Setup of fjord:
## mac_array_4x4
module mac_array_4x4 (
    input wire clk,
    input wire rst_n,
    input wire en,
    input wire load_acc,
    input wire [15:0] a_in_0,
    input wire [15:0] a_in_1,
    input wire [15:0] a_in_2,
    input wire [15:0] a_in_3,
    input wire [15:0] b_in_0,
    input wire [15:0] b_in_1,
    input wire [15:0] b_in_2,
    input wire [15:0] b_in_3,
    input wire [511:0] partial_sum_init,
    output wire [31:0] result_0_0, result_0_1, result_0_2, result_0_3,
    output wire [31:0] result_1_0, result_1_1, result_1_2, result_1_3,
    output wire [31:0] result_2_0, result_2_1, result_2_2, result_2_3,
    output wire [31:0] result_3_0, result_3_1, result_3_2, result_3_3
);
Size: ~22000 cells after synthesis, ~1200 I/O pins.
clock: 25.0 ns
lec_check: 0
abc_area: 1
cap_margin: 25
cell_pad_in_sites_detail_placement: 2
cell_pad_in_sites_global_placement: 1
core_margin: 5
core_utilization: 72
cts_cluster_diameter: 35
gpl_routability_driven: 0
gpl_timing_driven: 1
max_routing_layer: met4
min_routing_layer: met2
place_density_lb_addon: 0.24
slew_margin: 20
tns_end_percent: 40
run.sh (not shown) runs the stock make flow with config.mk's settings and CLKGATE_MAP_FILE=.
fjord: it failed with a tool error in 3_3_place_gp, so there are no final results.
Inputs modified between fjord and onyx:
# fjord
export LEC_CHECK = 0
export ABC_AREA = 1
export CAP_MARGIN = 25
export CELL_PAD_IN_SITES_DETAIL_PLACEMENT = 2
export CELL_PAD_IN_SITES_GLOBAL_PLACEMENT = 1
export CORE_MARGIN = 5
export CORE_UTILIZATION = 72
export CTS_CLUSTER_DIAMETER = 35
export GPL_ROUTABILITY_DRIVEN = 0
export GPL_TIMING_DRIVEN = 1
export MAX_ROUTING_LAYER = met4
export MIN_ROUTING_LAYER = met2
export PLACE_DENSITY_LB_ADDON = 0.24
export SLEW_MARGIN = 20
export TNS_END_PERCENT = 40
create_clock -name core_clock -period 25.0 [get_ports {clk}]
# onyx
export LEC_CHECK = 0
export CAP_MARGIN = 20
export CORE_MARGIN = 2
export CORE_UTILIZATION = 68
export CTS_CLUSTER_SIZE = 47
export SLEW_MARGIN = 20
create_clock -name core_clock -period 15.0 [get_ports {clk}]
### Flow results
Layout checks on onyx: not met. Flow itself completed; violations: setup timing. Changes observed in onyx relative to fjord: core utilization at floorplan went down by 3.9 points; floorplan die width higher; cell count after synthesis now smaller. Taking fjord as the reference, in onyx sequential cell area fraction in the yosys report moved up; total die area moved up. Across both runs, post-synthesis chip area from yosys was lower for onyx than for fjord. In onyx relative to fjord, vertical die dimension had gone up slightly.
Here is what was changed in the inputs of xenon compared with onyx.
# onyx
export LEC_CHECK = 0
export CAP_MARGIN = 20
export CORE_MARGIN = 2
export CORE_UTILIZATION = 68
export CTS_CLUSTER_SIZE = 47
export SLEW_MARGIN = 20
create_clock -name core_clock -period 15.0 [get_ports {clk}]
# xenon
export LEC_CHECK = 0
export CAP_MARGIN = 20
export CORE_MARGIN = 2
export CORE_UTILIZATION = 68
export CTS_CLUSTER_SIZE = 97
export SLEW_MARGIN = 20
create_clock -name core_clock -period 12.1 [get_ports {clk}]
Notes after the runs:
Relative to onyx, the global-route usage of xenon is higher by 0.44 points. Against onyx, the final cell area of xenon is higher. Max number of cells on the critical path across xenon and onyx: xenon. From the logs: xenon reached the end of the flow and failed the layout checks with setup timing. onyx has higher wire length per cell than xenon. Routed wire length in xenon vs onyx: up 0.88%. Summary of xenon over onyx: logic gate fraction of the total cell area went down by 0.68 points; via count has increased.
Setup changes, xenon to tundra
# xenon
export LEC_CHECK = 0
export CAP_MARGIN = 20
export CORE_MARGIN = 2
export CORE_UTILIZATION = 68
export CTS_CLUSTER_SIZE = 97
export SLEW_MARGIN = 20
create_clock -name core_clock -period 12.1 [get_ports {clk}]
# tundra
export LEC_CHECK = 0
export CAP_MARGIN = 20
export CORE_MARGIN = 2
export CORE_UTILIZATION = 58
export HOLD_SLACK_MARGIN = -0.1
export SETUP_SLACK_MARGIN = -1.35
export SLEW_MARGIN = 20
export TNS_END_PERCENT = 5
create_clock -name core_clock -period 14.5 [get_ports {clk}]
[summary]
tundra completed end to end; final checks failed (setup timing).
Cmp tundra vs xenon: worst setup slack higher in tundra
Looking at detailed-router iteration count before antenna repair, tundra sits 2 higher than xenon does.
Compared to xenon, tundra was floorplanned on a bigger die.
tundra ended up with b_in_2[2] as its start point of the critical path; xenon ended up with a_in_3[0].
Looking at critical path depth, tundra sits about 2.3% above xenon.
[diff] summed area of non-filler cells in the final layout, tundra relative to xenon: improvement
Going from xenon to tundra, via count of the first global-routing pass dropped about 3.2%, maximum clock insertion buffer count picked up an extra 1, number of standard cells after synthesis stayed essentially flat.
